// alu_top
module alu_top(clk, a, b, op, out, carry_out, over_flow, zero);
Size in the first run: about 690 cells after synthesis, about 110 flip-flops, ~100 I/O pins, about 0.0060 mm² of cells after synthesis.
make LEC_CHECK=0 ABC_AREA=1 CAP_MARGIN=20 CELL_PAD_IN_SITES_DETAIL_PLACEMENT=1 CELL_PAD_IN_SITES_GLOBAL_PLACEMENT=2 CORE_ASPECT_RATIO=1.24 CORE_MARGIN=7 CORE_UTILIZATION=36 CTS_CLUSTER_DIAMETER=397 CTS_CLUSTER_SIZE=85 GPL_ROUTABILITY_DRIVEN=0 HOLD_SLACK_MARGIN=0.06 MAX_ROUTING_LAYER=met4 PLACE_DENSITY_LB_ADDON=0.09 SETUP_SLACK_MARGIN=2.5 SLEW_MARGIN=5 TNS_END_PERCENT=50 finish   # period 14.1 ns
run.sh (not shown) runs the stock make flow with config.mk's settings and CLKGATE_MAP_FILE=.
Edit:
- ABC_AREA: 1 -> unset
- CELL_PAD_IN_SITES_DETAIL_PLACEMENT: 1 -> unset
- CELL_PAD_IN_SITES_GLOBAL_PLACEMENT: 2 -> unset
- CORE_ASPECT_RATIO: 1.24 -> unset
- CORE_MARGIN: 7 -> 2
- CORE_UTILIZATION: 36 -> 40
- CTS_CLUSTER_DIAMETER: 397 -> unset
- CTS_CLUSTER_SIZE: 85 -> unset
- GPL_ROUTABILITY_DRIVEN: 0 -> unset
- HOLD_SLACK_MARGIN: 0.06 -> unset
- MAX_ROUTING_LAYER: met4 -> unset
- PLACE_DENSITY_LB_ADDON: 0.09 -> unset
- SETUP_SLACK_MARGIN: 2.5 -> unset
- SLEW_MARGIN: 5 -> 20
- TNS_END_PERCENT: 50 -> unset
- clock period: 14.1 -> 14.5 ns (I/O delays scaled with it)
Global-route usage increases by 1.5 points. Synthesized cell count decreases by 7.1%. Worst setup slack degrades by 0.82 ns. Non-clock buffer count increases by 7. Area after synthesis increases by 3.5%. Total power decreases by 1.4%. Die size decreases by 19%. Cell area increases by 0.33%.

The RTL this note starts from:
==> flow/design.v <==
module alu_top(clk, a, b, op, out, carry_out, over_flow, zero);
input clk;
input [31:0] a, b;
input [2:0] op;
output reg [31:0] out;
output reg carry_out, over_flow, zero;
reg [31:0] a_r, b_r;
reg [2:0] op_r;
wire [31:0] alu_out;
wire alu_carry_out, alu_over_flow, alu_zero;
ALU alu_core(a_r, b_r, op_r, alu_out, alu_carry_out, alu_over_flow, alu_zero);
always @(posedge clk) begin
	a_r <= a;
	b_r <= b;
	op_r <= op;
	out <= alu_out;
	carry_out <= alu_carry_out;
	over_flow <= alu_over_flow;
	zero <= alu_zero;
end
endmodule

module xorgate(a, b, out);
output[31:0] out;
input wire[31:0] a, b;
generate  
genvar index;
for (index = 0; index<32; index = index + 1)
	begin: xorgen
		xor xor1(out[index], a[index], b[index]);
	end
endgenerate
endmodule
module andgate(a, b, out);
output[31:0] out;
input[31:0] a, b;
generate  
genvar index;
for (index = 0; index<32; index = index + 1)
	begin: andgen
		and and1(out[index], a[index], b[index]);  
	end
endgenerate
endmodule
module orgate(a, b, out);
output[31:0] out;
input[31:0] a, b;
generate  
genvar index;
for (index = 0; index<32; index = index + 1)
	begin: orgen
		or or1(out[index], a[index], b[index]);
	end
endgenerate
endmodule
module adder(sum, carryout, a, b, carryin);
output sum, carryout;
input a, b, carryin;
xor sumbit(sum, a, b, carryin);
and bc(b_c, b, carryin);
and ac(a_c, a, carryin);
and ab(a_b, a, b);
or cout(carryout, b_c, a_c, a_b);
endmodule
module adder32Bit(addo, carryout, over_flow, A, B, carry_in);
output[31:0] addo;  
output carryout;  
output over_flow;  
input[31:0] A;  
input[31:0] B;  
input carry_in;
wire[31:0] carry_oarray;
adder adder_init (addo[0], carry_oarray[0], A[0], B[0], carry_in);
adder adder1 (addo[1], carry_oarray[1], A[1], B[1], carry_oarray[0]);
generate  
genvar index;
for (index = 2; index<32; index = index + 1)
	begin: add32b
	adder addergen (addo[index], carry_oarray[index], A[index], B[index], carry_oarray[index-1]);
	end
endgenerate
assign carryout = carry_oarray[31];
wire abxor, abcoutxor;
xor xor1(abxor, A[31], B[31]);
xor xor2(abcoutxor, carryout, abxor);
xor xor3(over_flow, addo[31], abcoutxor);
endmodule 
module slt(sum, overflow, slto);
input[31:0] sum;
input overflow;
output slto;
xor slt_xor(slto, sum[31], overflow);
endmodule
module structuralMultiplexer(out, mux_command, ando, oro, xoro, addo, slto);
output[31:0] out;
input[2:0] mux_command;  
input[31:0] ando;  
input[31:0] oro;  
input[31:0] xoro;  
input[31:0] addo;  
input slto;  
wire[2:0] inv_command;
wire[31:0] enableand, enableor, enablexor, enableadd;  
wire enableslt;  
not notCommand0(inv_command[0], mux_command[0]);  
not notCommand1(inv_command[1], mux_command[1]);
not notCommand2(inv_command[2], mux_command[2]);
and slt_and(enableslt, slto, inv_command[2], mux_command[1], inv_command[0]);
generate
genvar index;
for (index = 0; index<32; index = index + 1)
	begin: muxgen 
		and ando_and(enableand[index], ando[index], inv_command[2], mux_command[1], mux_command[0]);  
		and oro_and(enableor[index], oro[index], mux_command[2], inv_command[1], inv_command[0]);  
		and xoro_and(enablexor[index], xoro[index], inv_command[2], inv_command[1], mux_command[0]);  
		and addo_and(enableadd[index], addo[index], inv_command[2], inv_command[1], inv_command[0]);  
		or or1(out[index], enableand[index],  enableor[index], enablexor[index], enableadd[index], enableslt);  
	end
endgenerate
endmodule
module LUT(mux_command, a_inv, b_inv, carry_in, allow_overflow, addr);
output reg[2:0] mux_command;
output reg a_inv;
output reg b_inv;
output reg carry_in;
output reg allow_overflow;
input[2:0] addr;
always @ (addr) begin
	case(addr)
	3'd0: begin mux_command = 3'b000; a_inv = 0; b_inv = 0; carry_in = 0; allow_overflow = 1; end  
	3'd1: begin mux_command = 3'b000; a_inv = 0; b_inv = 1; carry_in = 1; allow_overflow = 1; end  
	3'd2: begin mux_command = 3'b001; a_inv = 0; b_inv = 0; carry_in = 0; allow_overflow = 1; end  
	3'd3: begin mux_command = 3'b010; a_inv = 0; b_inv = 1; carry_in = 1; allow_overflow = 0; end  
	3'd4: begin mux_command = 3'b011; a_inv = 0; b_inv = 0; carry_in = 0; allow_overflow = 1; end  
	3'd6: begin mux_command = 3'b011; a_inv = 1; b_inv = 1; carry_in = 0; allow_overflow = 1; end  
	3'd7: begin mux_command = 3'b100; a_inv = 0; b_inv = 0; carry_in = 0; allow_overflow = 1; end  
	3'd5: begin mux_command = 3'b100; a_inv = 1; b_inv = 1; carry_in = 0; allow_overflow = 1; end  
default: $display("Please check inputs");
endcase
end
endmodule
module ALU(a, b, addr, out, carry_out, over_flow, zero);
input[31:0] a, b;
input[2:0] addr;  
output[31:0] out;
output carry_out, over_flow, zero;
wire carry_in, b_inv;  
wire a_inv, allow_overflow;  
wire[2:0] mux_command;
wire[31:0] A, B;  
wire[31:0] addo, xoro, ando, oro;
wire slto;
LUT lookuptable(mux_command, a_inv, b_inv, carry_in, allow_overflow, addr);
generate
genvar index;
for (index = 0; index<32; index = index + 1)
	begin: abinv_gen
		xor a_invgen(A[index], a[index], a_inv);  
		xor b_invgen(B[index], b[index], b_inv);  
	end
endgenerate
andgate and_gate(A, B, ando);  
orgate or_gate(A, B, oro);  
xorgate xor_gate(A, B, xoro);  
adder32Bit add_gate(addo, carry_out, over_flow, A, B, carry_in);  
slt slt_gate(addo, over_flow, slto);
and allowoverflow_and(overflow, over_flow, allow_overflow);
structuralMultiplexer mux_structure(out, mux_command, ando, oro, xoro, addo, slto);
wire[31:0] equal;
generate  
genvar index1;
for (index1 = 0; index1 <32; index1 = index1+1)begin
                nor nor1(equal[index1], out[index1], 0);
end
endgenerate
and and1(zero, equal[0], equal[1], equal[2], equal[3],equal[4],equal[5],equal[6],equal[7],equal[8],equal[9],equal[10],equal[11],equal[12],equal[13],equal[14],equal[15],equal[16],equal[17],equal[18],equal[19],equal[20],equal[21],equal[22],equal[23],equal[24],equal[25],equal[26],equal[27],equal[28],equal[29],equal[30],equal[31]);
endmodule
clock: 14.5 ns
lec_check: 0
cap_margin: 20
core_aspect_ratio: 0.5
core_margin: 2
core_utilization: 58
cts_cluster_diameter: 305
cts_cluster_size: 99
hold_slack_margin: 0.28
place_density_lb_addon: 0.08
slew_margin: 20
tns_end_percent: 10
==> next run, changes <==
--- a/flow/config.mk
+++ b/flow/config.mk
@@ -9,8 +9,7 @@
 export CORE_ASPECT_RATIO = 0.5
-export CORE_MARGIN = 2
+export CORE_MARGIN = 6
 export CORE_UTILIZATION = 58
 export CTS_CLUSTER_DIAMETER = 305
-export CTS_CLUSTER_SIZE = 99
-export HOLD_SLACK_MARGIN = 0.28
-export PLACE_DENSITY_LB_ADDON = 0.08
+export CTS_CLUSTER_SIZE = 98
+export PLACE_DENSITY = 0.88
 export SLEW_MARGIN = 20
Power grows by 1.5%.
Non-clock buffer count shrinks by 5.
Clock-buffer cell count grows by 1.
Fmax is about the same.
Sequential power hardly moves.
Combinational power grows by about 2%.
Global-route usage shrinks by 3.6 points.
Via count grows by 1.4%.
Sequential share of layout area barely changes.
==> next run, changes <==
==> flow/config.mk (replaced) <==
export PLATFORM = sky130hd
export DESIGN_NAME = alu_top
export DESIGN_NICKNAME = alu_top
export VERILOG_FILES = /design/flow/design.v
export SDC_FILE = /design/flow/constraint.sdc
export NUM_CORES = 4
export LEC_CHECK = 0
export CAP_MARGIN = 20
export CORE_MARGIN = 2
export CORE_UTILIZATION = 58
export SLEW_MARGIN = 20
==> flow/constraint.sdc (replaced) <==
create_clock -name core_clock -period 7.88 [get_ports {clk}]
set_input_delay 1.5760 -clock core_clock [delete_from_list [all_inputs] [get_ports {clk}]]
set_output_delay 1.5760 -clock core_clock [all_outputs]
set_load 0.01 [all_outputs]
The changed run reached the layout checks and failed them: negative setup slack.
Count of clock-buffer cells in the layout is lower by 1.
Final area increases by 7.0%.
Synthesized area is unchanged.
Non-clock buffer count grows by 72.
Die size is lower by 14%.
Clock power grows by 35%.
==> next run, changes <==
--- a/flow/config.mk
+++ b/flow/config.mk
@@ -7,5 +7,10 @@
 export LEC_CHECK = 0
+export ABC_AREA = 1
 export CAP_MARGIN = 20
 export CORE_MARGIN = 2
-export CORE_UTILIZATION = 58
+export CORE_UTILIZATION = 72
+export CTS_CLUSTER_DIAMETER = 380
+export CTS_CLUSTER_SIZE = 16
+export PLACE_DENSITY = 0.35
+export SETUP_SLACK_MARGIN = -0.56
 export SLEW_MARGIN = 20
What happened: With this change the flow died in 4_1_cts with DPL-0033. Die area is lower by 21%. Synthesized cell count grows by 7.6%. Synthesized area is lower by 3.4%.
Power is estimated from default activity; no workload was simulated.
